==> flow/design.v (excerpt) <==
module alpacacorn #(
	parameter ADR_WIDTH = 6,
	parameter DATA_WIDTH = 8
)(
	input wire clk_i,
	input wire rst_i,
	input wire [DATA_WIDTH-1:0] data_i,
	output wire [DATA_WIDTH-1:0] data_o,
	output wire [ADR_WIDTH-1:0] adr_o,
	output wire we_o
);
	wire carry_dat_ctr;
	wire [2-1:0] ctr_carrymux_ctr_dat;
	wire ctr_a_reg_en_ctr_dat;
	wire [1-1:0] ctr_marmux_ctr_adr;
	wire ctr_mar_reg_en_ctr_adr;
	wire ctr_pc_reg_en_ctr_adr;
	wire ctr_d_reg_en;
	wire [2-1:0] ctr_aluop_ctr_dat;
	reg [DATA_WIDTH-1:0] d_reg;
	always @(posedge clk_i) begin:seq
		if (rst_i) begin
			d_reg <= 0;
		end else begin
			if (ctr_d_reg_en) begin
				d_reg <= data_i;
			end
		end
	end
	ctr #(
		.ADR_WIDTH(ADR_WIDTH)
	) i_ctr (
		.clk_i(clk_i),
		.rst_i(rst_i),
		.carry_i(carry_dat_ctr),
		.op_i(d_reg[DATA_WIDTH-1:DATA_WIDTH-2]),
		.ctr_marmux_o(ctr_marmux_ctr_adr),
		.ctr_carrymux_o(ctr_carrymux_ctr_dat),
		.ctr_a_reg_en_o(ctr_a_reg_en_ctr_dat),
		.ctr_d_reg_en_o(ctr_d_reg_en),
		.ctr_mar_reg_en_o(ctr_mar_reg_en_ctr_adr),
		.ctr_pc_reg_en_o(ctr_pc_reg_en_ctr_adr),
		.ctr_aluop_o(ctr_aluop_ctr_dat),
		.ctr_we_o(we_o)
	);
	adr #(
		.ADR_WIDTH(ADR_WIDTH)
	) i_adr (
		.clk_i(clk_i),
		.rst_i(rst_i),
		.adr_i(d_reg[ADR_WIDTH-1:0]),
		.ctr_marmux_i(ctr_marmux_ctr_adr),
		.ctr_mar_reg_en_i(ctr_mar_reg_en_ctr_adr),
		.ctr_pc_reg_en_i(ctr_pc_reg_en_ctr_adr),
		.adr_o(adr_o)
	);
	dat #(
		.DATA_WIDTH(DATA_WIDTH)
	) i_dat (
		.clk_i(clk_i),
		.rst_i(rst_i),
		.data_i(d_reg),
		.ctr_aluop_i(ctr_aluop_ctr_dat),
		.ctr_carrymux_i(ctr_carrymux_ctr_dat),
		.ctr_a_reg_en_i(ctr_a_reg_en_ctr_dat),
		.carry_o(carry_dat_ctr),
		.data_o(data_o)
	);
endmodule
For scale: about 280 cells after synthesis, ~41 flip-flops, roughly 25 I/O pins, about 2100 sq um of cells after synthesis.
make LEC_CHECK=0 ABC_AREA=1 CAP_MARGIN=20 CORE_MARGIN=2 CORE_UTILIZATION=72 CTS_CLUSTER_DIAMETER=360 CTS_CLUSTER_SIZE=98 SETUP_SLACK_MARGIN=0.16 SLEW_MARGIN=20 finish   # period 0.543 ns
run.sh (not shown) runs the stock make flow with config.mk's settings and CLKGATE_MAP_FILE=.
The starting point died in detailed placement (3_5_place_dp).
Next try:
==> flow/config.mk (replaced) <==
export PLATFORM = sky130hd
export DESIGN_NAME = alpacacorn
export DESIGN_NICKNAME = alpacacorn
export VERILOG_FILES = /design/flow/design.v
export SDC_FILE = /design/flow/constraint.sdc
export NUM_CORES = 4
export LEC_CHECK = 0
export CAP_MARGIN = 20
export CORE_MARGIN = 2
export CORE_UTILIZATION = 68
export SLEW_MARGIN = 20
==> flow/constraint.sdc (replaced) <==
create_clock -name core_clock -period 1.25 [get_ports {clk_i}]
set_input_delay 0.2500 -clock core_clock [delete_from_list [all_inputs] [get_ports {clk_i}]]
set_output_delay 0.2500 -clock core_clock [all_outputs]
set_load 0.01 [all_outputs]
What happened:
- The changed run aborted during clock tree synthesis (4_1_cts), error DPL-0038
- synthesized cell count falls by 18%
- area after synthesis falls by 4.1%
- die size rises by 1.4%


job 5243:
alpacacorn again, from the RTL that the note above started with.
==> flow/config.mk <==
export PLATFORM = sky130hd
export DESIGN_NAME = alpacacorn
export DESIGN_NICKNAME = alpacacorn
export VERILOG_FILES = /design/flow/design.v
export SDC_FILE = /design/flow/constraint.sdc
export NUM_CORES = 4
export LEC_CHECK = 0
export CAP_MARGIN = 20
export CORE_MARGIN = 2
export CORE_UTILIZATION = 26
export CTS_CLUSTER_DIAMETER = 197
export CTS_CLUSTER_SIZE = 48
export GPL_TIMING_DRIVEN = 0
export HOLD_SLACK_MARGIN = 0.18
export MAX_ROUTING_LAYER = met4
export SLEW_MARGIN = 5
==> flow/constraint.sdc <==
create_clock -name core_clock -period 1.9 [get_ports {clk_i}]
set_input_delay 0.3800 -clock core_clock [delete_from_list [all_inputs] [get_ports {clk_i}]]
set_output_delay 0.3800 -clock core_clock [all_outputs]
set_load 0.01 [all_outputs]
Job 5243 had finished all stages when the layout checks came back failing, citing negative setup slack.
The following lists how job 3443 was set up differently from job 5243:
Settings: HOLD_SLACK_MARGIN no longer set, was 0.18; CTS_CLUSTER_DIAMETER no longer set, was 197; GPL_TIMING_DRIVEN no longer set, was 0; CTS_CLUSTER_SIZE no longer set, was 48; SLEW_MARGIN now 20, was 5; CORE_UTILIZATION now 40, was 26; MAX_ROUTING_LAYER no longer set, was met4; the clock period (ns, I/O delays scaled along) now 2.17, was 1.9.
Findings:
- Per the final summary, job 3443 finished and its layout is clean on timing, DRC and antenna.
- Job 3443 vs. job 5243: clock buffer count in the final layout lower, via count of the routed design lower, number of input and output port buffers inserted roughly the same, number of non-clock buffers lower, yosys-reported design area after synthesis roughly the same.
- As far as floorplan net count goes, job 5243 and job 3443 are indistinguishable; the numbers are identical.
- Run comparison: job 5243 cell with the largest stage delay on the worst path sky130_fd_sc_hd__dfxtp_4; job 3443 cell with the largest stage delay on the worst path sky130_fd_sc_hd__dfxtp_2
- | normalized max-slew margin | job 3443 vs job 5243 | better |
The inputs of job 4097 differ from those of job 3443 as listed below.
Settings: setting CTS_CLUSTER_DIAMETER to 200 for the first time; changing CORE_UTILIZATION from 40 to 71; setting CTS_CLUSTER_SIZE to 19 for the first time; setting ABC_AREA to 0 for the first time; setting SETUP_SLACK_MARGIN to 0.5 for the first time; changing the clock period (ns, I/O delays scaled along) from 2.17 to 1.73.
- Run status, job 4097: aborted in clock tree synthesis (4_1_cts), error DPL-0038
- Job 4097 — die area 2400 um^2 lower, job 3443 as reference
- Post-synth net total came out exactly the same in job 3443 and job 4097.
- Higher cell count after placement goes to job 3443 over job 4097.
Inputs modified between job 4097 and job 8893:
Settings: a change of CORE_UTILIZATION from 71 to 21; a deleted ABC_AREA that had been 0; a deleted CTS_CLUSTER_SIZE that had been 19; a deleted SETUP_SLACK_MARGIN that had been 0.5; a deleted CTS_CLUSTER_DIAMETER that had been 200; a change of the clock period (ns, I/O delays scaled along) from 1.73 to 2.17.
==> comparison <==
Relative to job 4097, setup slack at placement has gone up in job 8893. Summary: with job 4097 as the reference, cell count after placement in job 8893 moved up by more than a quarter. Between job 8893 and job 4097, it is job 8893 whose number of placement rows is higher, by 16. Between job 4097 and job 8893, die extent in y is lower for job 4097, job 8893 comes in above that. Looking at die width across job 4097 and job 8893, the one that comes out lower is job 4097. Job 8893 vs job 4097: standard cell area after detailed placement down. Job 4097 got as far as clock tree synthesis (4_1_cts), where a tool error ended the run. Job 8893 went all the way through the flow, and no timing, DRC or antenna check failed. | synthesized netlist net count | job 4097 vs job 8893 | ≈ equal |. Diff job 4097 -> job 8893 | share of the core filled by cells before placement | decrease of 52 points. Comparing job 4097 and job 8893, the lower die area was measured on job 4097.
For job 892, these inputs were changed with respect to job 8893:
Settings: CORE_UTILIZATION changed from 21 to 40; the clock period (ns, I/O delays scaled along) changed from 2.17 to 3.71.
Findings:
Highest clock rate deteriorates in job 892 relative to job 8893. Diff job 8893 -> job 892: non-clock buffer count shows a reduction of 7; synthesis area per yosys has remained practically unchanged; die outline width moved down; wire length shows a reduction of about 13%; utilization of the core after routing now sits higher.
For job 5700, these inputs were changed with respect to job 892:
Settings: MAX_ROUTING_LAYER newly set to met4; CTS_CLUSTER_DIAMETER newly set to 376; GPL_TIMING_DRIVEN newly set to 0; the clock period (ns, I/O delays scaled along) changed from 3.71 to 2.5.
Results
Job 5700 against job 892: routed wire length has increased; worst path arrival time higher; power saw an increase; worst hold slack across all endpoints now sits higher; number of clock buffers in the layout now smaller. The run showing the smaller fraction of power consumed by combinational cells is job 892. When the final numbers for job 892 and job 5700 were put side by side, the core utilization turned out to be smaller in job 892. Job 5700 against job 892: number of standard-cell rows in the floorplan stayed essentially flat, final design instance area without fill rose by about 1.7%. Job 5700 went all the way through the flow, and no timing, DRC or antenna check failed.


Starting RTL as in the previous note.
Design alpacacorn, start of the top module:
module alpacacorn #(
	parameter ADR_WIDTH = 6,
	parameter DATA_WIDTH = 8
)(
	input wire clk_i,
	input wire rst_i,
	input wire [DATA_WIDTH-1:0] data_i,
	output wire [DATA_WIDTH-1:0] data_o,
	output wire [ADR_WIDTH-1:0] adr_o,
	output wire we_o
);
	wire carry_dat_ctr;
	wire [2-1:0] ctr_carrymux_ctr_dat;
	wire ctr_a_reg_en_ctr_dat;
	wire [1-1:0] ctr_marmux_ctr_adr;
	wire ctr_mar_reg_en_ctr_adr;
	wire ctr_pc_reg_en_ctr_adr;
	wire ctr_d_reg_en;
	wire [2-1:0] ctr_aluop_ctr_dat;
	reg [DATA_WIDTH-1:0] d_reg;
	always @(posedge clk_i) begin:seq
		if (rst_i) begin
			d_reg <= 0;
		end else begin
			if (ctr_d_reg_en) begin
				d_reg <= data_i;
			end
		end
	end
	ctr #(
		.ADR_WIDTH(ADR_WIDTH)
	) i_ctr (
		.clk_i(clk_i),
		.rst_i(rst_i),
		.carry_i(carry_dat_ctr),
		.op_i(d_reg[DATA_WIDTH-1:DATA_WIDTH-2]),
		.ctr_marmux_o(ctr_marmux_ctr_adr),
		.ctr_carrymux_o(ctr_carrymux_ctr_dat),
		.ctr_a_reg_en_o(ctr_a_reg_en_ctr_dat),
		.ctr_d_reg_en_o(ctr_d_reg_en),
		.ctr_mar_reg_en_o(ctr_mar_reg_en_ctr_adr),
		.ctr_pc_reg_en_o(ctr_pc_reg_en_ctr_adr),
		.ctr_aluop_o(ctr_aluop_ctr_dat),
		.ctr_we_o(we_o)
	);
	adr #(
		.ADR_WIDTH(ADR_WIDTH)
	) i_adr (
		.clk_i(clk_i),
		.rst_i(rst_i),
		.adr_i(d_reg[ADR_WIDTH-1:0]),
		.ctr_marmux_i(ctr_marmux_ctr_adr),
		.ctr_mar_reg_en_i(ctr_mar_reg_en_ctr_adr),
		.ctr_pc_reg_en_i(ctr_pc_reg_en_ctr_adr),
		.adr_o(adr_o)
	);
	dat #(
		.DATA_WIDTH(DATA_WIDTH)
	) i_dat (
		.clk_i(clk_i),
		.rst_i(rst_i),
		.data_i(d_reg),
		.ctr_aluop_i(ctr_aluop_ctr_dat),
		.ctr_carrymux_i(ctr_carrymux_ctr_dat),
		.ctr_a_reg_en_i(ctr_a_reg_en_ctr_dat),
  ...
export LEC_CHECK = 0
export ABC_AREA = 1
export CAP_MARGIN = 0
export CORE_ASPECT_RATIO = 0.72
export CORE_MARGIN = 2
export CORE_UTILIZATION = 72
export CTS_CLUSTER_DIAMETER = 360
export CTS_CLUSTER_SIZE = 15
export HOLD_SLACK_MARGIN = 0.3
export PLACE_DENSITY_LB_ADDON = 0.17
export SETUP_SLACK_MARGIN = 0.16
export SLEW_MARGIN = 20
create_clock -name core_clock -period 0.543 [get_ports {clk_i}]
The first run aborted during global placement.
Then changed:
==> flow/config.mk (replaced) <==
export PLATFORM = sky130hd
export DESIGN_NAME = alpacacorn
export DESIGN_NICKNAME = alpacacorn
export VERILOG_FILES = /design/flow/design.v
export SDC_FILE = /design/flow/constraint.sdc
export NUM_CORES = 4
export LEC_CHECK = 0
export CAP_MARGIN = 20
export CORE_MARGIN = 2
export CORE_UTILIZATION = 58
export SETUP_SLACK_MARGIN = 0.37
export SLEW_MARGIN = 20
==> flow/constraint.sdc (replaced) <==
create_clock -name core_clock -period 1.2 [get_ports {clk_i}]
set_input_delay 0.2400 -clock core_clock [delete_from_list [all_inputs] [get_ports {clk_i}]]
set_output_delay 0.2400 -clock core_clock [all_outputs]
set_load 0.01 [all_outputs]
What happened: The changed run stopped in global routing, error DPL-0038. Area after synthesis goes down by a few percent. Die size came out higher by about a fifth. Synthesized cell count goes down by about a fifth.
Then changed:
--- a/flow/config.mk
+++ b/flow/config.mk
@@ -7,6 +7,9 @@
 export LEC_CHECK = 0
+export ABC_AREA = 0
 export CAP_MARGIN = 20
 export CORE_MARGIN = 2
-export CORE_UTILIZATION = 58
-export SETUP_SLACK_MARGIN = 0.37
+export CORE_UTILIZATION = 71
+export CTS_CLUSTER_DIAMETER = 200
+export CTS_CLUSTER_SIZE = 19
+export SETUP_SLACK_MARGIN = 0.44
 export SLEW_MARGIN = 20
==> flow/constraint.sdc (replaced) <==
create_clock -name core_clock -period 1.73 [get_ports {clk_i}]
set_input_delay 0.3460 -clock core_clock [delete_from_list [all_inputs] [get_ports {clk_i}]]
set_output_delay 0.3460 -clock core_clock [all_outputs]
set_load 0.01 [all_outputs]
The changed run never finished: it broke off in clock tree synthesis on DPL-0038.
Synthesized area is unchanged.
Synthesized cell count does not change.
Die size falls by 17%.


alpacacorn again, from the RTL that the note above started with.
==> flow/config.mk <==
export PLATFORM = sky130hd
export DESIGN_NAME = alpacacorn
export DESIGN_NICKNAME = alpacacorn
export VERILOG_FILES = /design/flow/design.v
export SDC_FILE = /design/flow/constraint.sdc
export NUM_CORES = 4
export LEC_CHECK = 0
export CAP_MARGIN = 25
export CORE_MARGIN = 2
export CORE_UTILIZATION = 40
export CTS_CLUSTER_DIAMETER = 176
export CTS_CLUSTER_SIZE = 59
export GPL_ROUTABILITY_DRIVEN = 0
export GPL_TIMING_DRIVEN = 0
export MAX_ROUTING_LAYER = met4
export MIN_ROUTING_LAYER = met2
export SLEW_MARGIN = 15
==> flow/constraint.sdc <==
create_clock -name core_clock -period 2.5 [get_ports {clk_i}]
set_input_delay 0.5000 -clock core_clock [delete_from_list [all_inputs] [get_ports {clk_i}]]
set_output_delay 0.5000 -clock core_clock [all_outputs]
set_load 0.01 [all_outputs]
The first run passed the timing, DRC and antenna checks.
==> next run, changes <==
- CAP_MARGIN: 25 -> 20
- CORE_UTILIZATION: 40 -> 68
- CTS_CLUSTER_DIAMETER: 176 -> unset
- CTS_CLUSTER_SIZE: 59 -> unset
- GPL_ROUTABILITY_DRIVEN: 0 -> unset
- GPL_TIMING_DRIVEN: 0 -> unset
- MAX_ROUTING_LAYER: met4 -> unset
- MIN_ROUTING_LAYER: met2 -> unset
- SLEW_MARGIN: 15 -> 20
- clock period: 2.5 -> 1.24 ns (I/O delays scaled with it)
=>
- The new run did not get past clock tree synthesis (4_1_cts)
- die area falls by 39%
- area after synthesis stays the same
- synthesized cell count stays the same
==> next run, changes <==
- CORE_UTILIZATION: 68 -> 56
- SETUP_SLACK_MARGIN: unset -> 0.36
Outcome:
- With this change the flow never finished: it broke off in global routing (5_1_grt)
- synthesized area is unchanged
- die size grows by about a fifth
- synthesized cell count does not change
==> next run, changes <==
- CORE_UTILIZATION: 56 -> 40
- SETUP_SLACK_MARGIN: 0.36 -> unset
- clock period: 1.24 -> 2.5 ns (I/O delays scaled with it)
Now the flow completed without violations.
Synthesized area does not change.
Synthesized cell count does not change.
Die area rose by well over a third.
==> next run, changes <==
- CELL_PAD_IN_SITES_DETAIL_PLACEMENT: unset -> 1
- CORE_ASPECT_RATIO: unset -> 1.95
- CTS_CLUSTER_DIAMETER: unset -> 194
- CTS_CLUSTER_SIZE: unset -> 100
- HOLD_SLACK_MARGIN: unset -> -0.09
- TNS_END_PERCENT: unset -> 20
Critical path depth is unchanged.
Sequential share of layout area stays flat.
Design area stays flat.
Final cell count decreases by 3.1%.
Worst setup slack got worse by 0.076 ns.
Routed wire length is higher by 25%.
Combinational power rises by about 5%.


Setup of alpha:
alpacacorn again, from the RTL that the note above started with.
clock: 2.5 ns
lec_check: 0
cap_margin: 20
core_margin: 2
core_utilization: 40
cts_cluster_diameter: 376
cts_cluster_size: 59
gpl_routability_driven: 0
gpl_timing_driven: 0
max_routing_layer: met4
min_routing_layer: met2
slew_margin: 20
diff inputs: alpha => beta
-- flow/config.mk --
<<< alpha, line 10
export CORE_UTILIZATION = 40
export CTS_CLUSTER_DIAMETER = 376
export CTS_CLUSTER_SIZE = 59
export GPL_ROUTABILITY_DRIVEN = 0
export GPL_TIMING_DRIVEN = 0
export MAX_ROUTING_LAYER = met4
export MIN_ROUTING_LAYER = met2
export SLEW_MARGIN = 20
>>> beta, line 10
export CORE_UTILIZATION = 40
export CTS_CLUSTER_DIAMETER = 197
export HOLD_SLACK_MARGIN = 0.18
export SLEW_MARGIN = 20
Results
Between alpha and beta, the synthesized area does not differ in any meaningful way.
Pin count of the biggest net entering global routing in beta is 9 above alpha.
Summary of beta over alpha: worst IR drop on VDD dropped 34%, cell count dropped 5, minimum period implied by the final worst setup slack dropped 0.038 ns, fmax climbed about 1.8%, final area climbed 18 um^2.
## Diff of input files: gamma against beta
-- flow/config.mk --
<<< beta, line 9
export CORE_MARGIN = 2
export CORE_UTILIZATION = 40
export CTS_CLUSTER_DIAMETER = 197
export HOLD_SLACK_MARGIN = 0.18
export SLEW_MARGIN = 20
>>> gamma, line 9
export CORE_MARGIN = 2
export CORE_UTILIZATION = 22
export SLEW_MARGIN = 20
==> flow/constraint.sdc <==
create_clock -name core_clock -period 2.69 [get_ports {clk_i}]
set_input_delay 0.5380 -clock core_clock [delete_from_list [all_inputs] [get_ports {clk_i}]]
set_output_delay 0.5380 -clock core_clock [all_outputs]
set_load 0.01 [all_outputs]
## What came out
- Going from beta to gamma, the number of tapcells was found to have gone up by 66%.
- met3 layer wire length in the routed design, beta and gamma, higher one = beta.
- Switching part of the total of beta is on par with gamma.
- met1 routed wirelength after detailed routing in gamma is 160 um higher than in beta
- Re worst slack at placement: beta and gamma aren't equal, and the higher value belongs to gamma.
- gamma vs. beta: total of clock buffers placed in the layout increased 1, part of the cycle the worst path needs shrank by 4.9 points.
- gamma packs its core more loosely than beta.
- Of beta and gamma, the run reporting the higher total routing resource utilization after global routing was beta.
- Compared with beta, in gamma relative contribution of combinational cells to total power roughly the same, achievable frequency dropped 1.5%.
Power and IR drop assume default switching activity.
